==> try-pepper <==
==> flow/design.v <==
module ALU #(
    parameter DATA_W = 32
)
(
    input                       i_clk,    
    input                       i_rst_n,  
    input                       i_valid,  
    input [DATA_W - 1 : 0]      i_A,      
    input [DATA_W - 1 : 0]      i_B,      
    input [         2 : 0]      i_inst,   
    output [2*DATA_W - 1 : 0]   o_data,   
    output                      o_done    
);
    parameter S_IDLE           = 2'd0;
    parameter S_ONE_CYCLE_OP   = 2'd1;
    parameter S_MULTI_CYCLE_OP = 2'd2;
    reg  [         1: 0] state, state_nxt;  
    reg  [  DATA_W-1: 0] operand_a, operand_a_nxt;
    reg  [  DATA_W-1: 0] operand_b, operand_b_nxt;
    reg  [         2: 0] inst, inst_nxt;
    wire [  DATA_W-1: 0] add_buf, sub_buf;
    reg  [  2*DATA_W: 0] shift_reg, shift_reg_nxt;
    reg                  done, done_nxt;
    reg  [         4: 0] counter;
    assign add_buf = operand_a + operand_b;
    assign sub_buf = operand_a - operand_b;
    assign o_data = shift_reg[ 2*DATA_W-1: 0];
    assign o_done = done;
    always @(*) begin
        if (i_valid) begin
            operand_a_nxt = i_A;
            operand_b_nxt = i_B;
            inst_nxt      = i_inst;
        end
        else begin
            operand_a_nxt = operand_a;
            operand_b_nxt = operand_b;
            inst_nxt      = inst;
        end
    end
    always @(*) begin
        case(state)
            S_IDLE           :  begin
                if (i_valid) state_nxt = (i_inst >= 6 ) ? S_MULTI_CYCLE_OP : S_ONE_CYCLE_OP;
                else state_nxt = state;
            end
            S_ONE_CYCLE_OP   :  state_nxt = S_IDLE;
            S_MULTI_CYCLE_OP :  state_nxt = (counter == 31) ? S_IDLE : state;           
            default : state_nxt = state;
        endcase
    end
    always @(posedge i_clk) begin 
        counter <= (state == S_MULTI_CYCLE_OP) ? counter + 5'd1 : 5'd0;
    end
    always @(*) begin
        shift_reg_nxt = shift_reg;
        case (state)
            S_IDLE          : begin
                shift_reg_nxt = 65'b0;
                done_nxt = 1'b0;
            end
            S_ONE_CYCLE_OP  : begin
                case (inst)
                    3'd0    : begin
                        if ((operand_a[DATA_W-1] == 1) && (operand_b[DATA_W-1] == 1) && (add_buf[DATA_W-1] == 0))
                            shift_reg_nxt[31:0] = {1'b1, 31'b0};
                        else if ((operand_a[DATA_W-1] == 0) && (operand_b[DATA_W-1] == 0) && (add_buf[DATA_W-1] == 1))
                            shift_reg_nxt[31:0] = {1'b0, {31{1'b1}}};
                        else
                            shift_reg_nxt[31:0] = add_buf;
                    end
                    3'd1    : begin
                        if ((operand_a[DATA_W-1] == 1) && (operand_b[DATA_W-1] == 0) && (sub_buf[DATA_W-1] == 0))
                            shift_reg_nxt[31:0] = {1'b1, 31'b0};
                        else if ((operand_a[DATA_W-1] == 0) && (operand_b[DATA_W-1] == 1) && (sub_buf[DATA_W-1] == 1))
                            shift_reg_nxt[31:0] = {1'b0, {31{1'b1}}};
                        else
                            shift_reg_nxt[31:0] = sub_buf;
                    end
                    3'd2    : shift_reg_nxt[31:0] = operand_a & operand_b;
                    3'd3    : shift_reg_nxt[31:0] = operand_a | operand_b;
                    3'd4    : shift_reg_nxt[31:0] = ($signed(operand_a) < $signed(operand_b)) ? 32'd1 : 32'd0;
                    3'd5    : shift_reg_nxt[31:0] = $signed(operand_a) >>> $signed(operand_b);
                    default : shift_reg_nxt[31:0] = shift_reg[31:0];
                endcase
                shift_reg_nxt[64:32] = 33'b0;
                done_nxt = 1'b1;
            end
            S_MULTI_CYCLE_OP: begin
                case (inst)
                    3'd6    : begin
                        if (counter == 0)
                            shift_reg_nxt[31:0] = operand_a;
                        else
                            shift_reg_nxt[31:0] = shift_reg[31:0];
                        if(shift_reg_nxt[0] == 1)
                            shift_reg_nxt[64:32] = shift_reg[63:32] + operand_b;
                        else
                            shift_reg_nxt[64:32] = shift_reg[63:32];
                        shift_reg_nxt = shift_reg_nxt >> 1;
                        if (counter == 31) 
                            done_nxt = 1'b1;
                        else 
                            done_nxt = 1'b0;
                    end
                    3'd7    :begin
                        if (counter == 0) begin
                            if ((operand_b == 1) && (operand_a[31] == 1)) begin
                                shift_reg_nxt[31:1] = operand_a[30:0];
                                shift_reg_nxt[32] = 0;
                                shift_reg_nxt[0] = 1;
                            end
                            else begin
                                shift_reg_nxt[32:1] = operand_a;
                                shift_reg_nxt[0] = 0;
                            end
                            shift_reg_nxt[63:33] = shift_reg[63:33];
                        end
                        else begin
                            if (shift_reg[63:32] >= operand_b) begin
                                shift_reg_nxt[63:32] = shift_reg[63:32] - operand_b;
                                shift_reg_nxt[0] = 1;
                            end
                            else begin
                                shift_reg_nxt[63:32] = shift_reg[63:32];
                                shift_reg_nxt[0] = 0;
                            end
                            shift_reg_nxt[31:1] = shift_reg[31:1];
                        end
                        if (counter == 31) 
                            done_nxt = 1'b1;
                        else begin
                            shift_reg_nxt = shift_reg_nxt << 1;
                            done_nxt = 1'b0;
                        end
                    end
                    default :begin
                        shift_reg_nxt = shift_reg;
                        done_nxt = done;
                    end
                endcase
            end
            default : begin
                shift_reg_nxt = shift_reg;
                done_nxt = 1'b0;
            end
        endcase
    end
    always @(posedge i_clk or negedge i_rst_n) begin
        if(!i_rst_n) begin 
            done <= 0;
        end
        else begin
            done <= done_nxt;
        end
    end
    always @(posedge i_clk or negedge i_rst_n) begin
        if (!i_rst_n) begin
            state       <= S_IDLE;
            operand_a   <= 0;
            operand_b   <= 0;
            inst        <= 0;
            shift_reg   <= 0;
        end
        else begin
            state       <= state_nxt;
            operand_a   <= operand_a_nxt;
            operand_b   <= operand_b_nxt;
            inst        <= inst_nxt;
            shift_reg   <= shift_reg_nxt;
        end
    end
endmodule
==> flow/run.sh <==
#!/bin/bash
# the make line also repeats each setting of config.mk as NAME=value (left out here)
make -C /OpenROAD-flow-scripts/flow DESIGN_CONFIG=/design/flow/config.mk WORK_HOME=/design/flow/orfs CLKGATE_MAP_FILE= finish
==> flow/config.mk <==
export PLATFORM = sky130hd
export DESIGN_NAME = ALU
export DESIGN_NICKNAME = ALU
export VERILOG_FILES = /design/flow/design.v
export SDC_FILE = /design/flow/constraint.sdc
export NUM_CORES = 4
export LEC_CHECK = 0
export CAP_MARGIN = 20
export CELL_PAD_IN_SITES_GLOBAL_PLACEMENT = 2
export CORE_MARGIN = 2
export CORE_UTILIZATION = 36
export CTS_CLUSTER_DIAMETER = 351
export CTS_CLUSTER_SIZE = 60
export PLACE_DENSITY = 0.89
export SLEW_MARGIN = 20
==> flow/constraint.sdc <==
create_clock -name core_clock -period 7.0 [get_ports {i_clk}]
set_input_delay 1.4000 -clock core_clock [delete_from_list [all_inputs] [get_ports {i_clk}]]
set_output_delay 1.4000 -clock core_clock [all_outputs]
set_load 0.01 [all_outputs]
==> inputs of try-lagoon, as changes to try-pepper <==
- CELL_PAD_IN_SITES_GLOBAL_PLACEMENT: 2 -> not set
- CORE_UTILIZATION: 36 -> 70
- CTS_CLUSTER_DIAMETER: 351 -> not set
- CTS_CLUSTER_SIZE: 60 -> 35
- PLACE_DENSITY: 0.89 -> not set
==> flow/constraint.sdc (replaced) <==
create_clock -name core_clock -period 3.3 [get_ports {i_clk}]
set_input_delay 0.6600 -clock core_clock [delete_from_list [all_inputs] [get_ports {i_clk}]]
set_output_delay 0.6600 -clock core_clock [all_outputs]
set_load 0.01 [all_outputs]
==> results <==
Status: try-pepper complete, no violations; try-lagoon stopped before the end
Failing step: try-pepper -; try-lagoon global routing
Port Buf Inserts: try-pepper 134; try-lagoon 134
Number of gates given a new drive strength after cts: try-pepper 0; try-lagoon 57
Top-level port count: try-pepper 135; try-lagoon 135
Post-CTS setup buffers: try-pepper 0; try-lagoon 19
Share of synthesized cell area in and, or, nand and nor gates: try-pepper 0.184; try-lagoon 0.184
DP Cell Count: try-pepper 3119; try-lagoon 3025
Standard-cell rows: try-pepper 82; try-lagoon 59
Chip area: try-pepper 0.0530 mm2; try-lagoon 0.0276 mm2
Post-place instance area: try-pepper 0.0201 mm2; try-lagoon 0.0217 mm2
Area inside the core boundary: try-pepper 0.0504 mm2; try-lagoon 0.0260 mm2
Floorplan utilization: try-pepper 0.366; try-lagoon 0.709
Xor/xnor share of the synthesized area: try-pepper 0.0475; try-lagoon 0.0475
RePlAce Congestion: try-pepper 0.999; try-lagoon 1.24
Worst-case clock buffer depth: try-pepper 2; try-lagoon 2
Die Height: try-pepper 230 um; try-lagoon 166 um
Post-detailed-placement half-perimeter wirelength: try-pepper 62200 um; try-lagoon 57100 um
Setup slack after placement: try-pepper 1.77 ns; try-lagoon -0.220 ns
Post-synthesis share of cell area spent on full adders, half adders and majority gates: try-pepper 0.116; try-lagoon 0.116
Clock tree sinks: try-pepper 140; try-lagoon 140
Horizontal extent of the die: try-pepper 230 um; try-lagoon 166 um
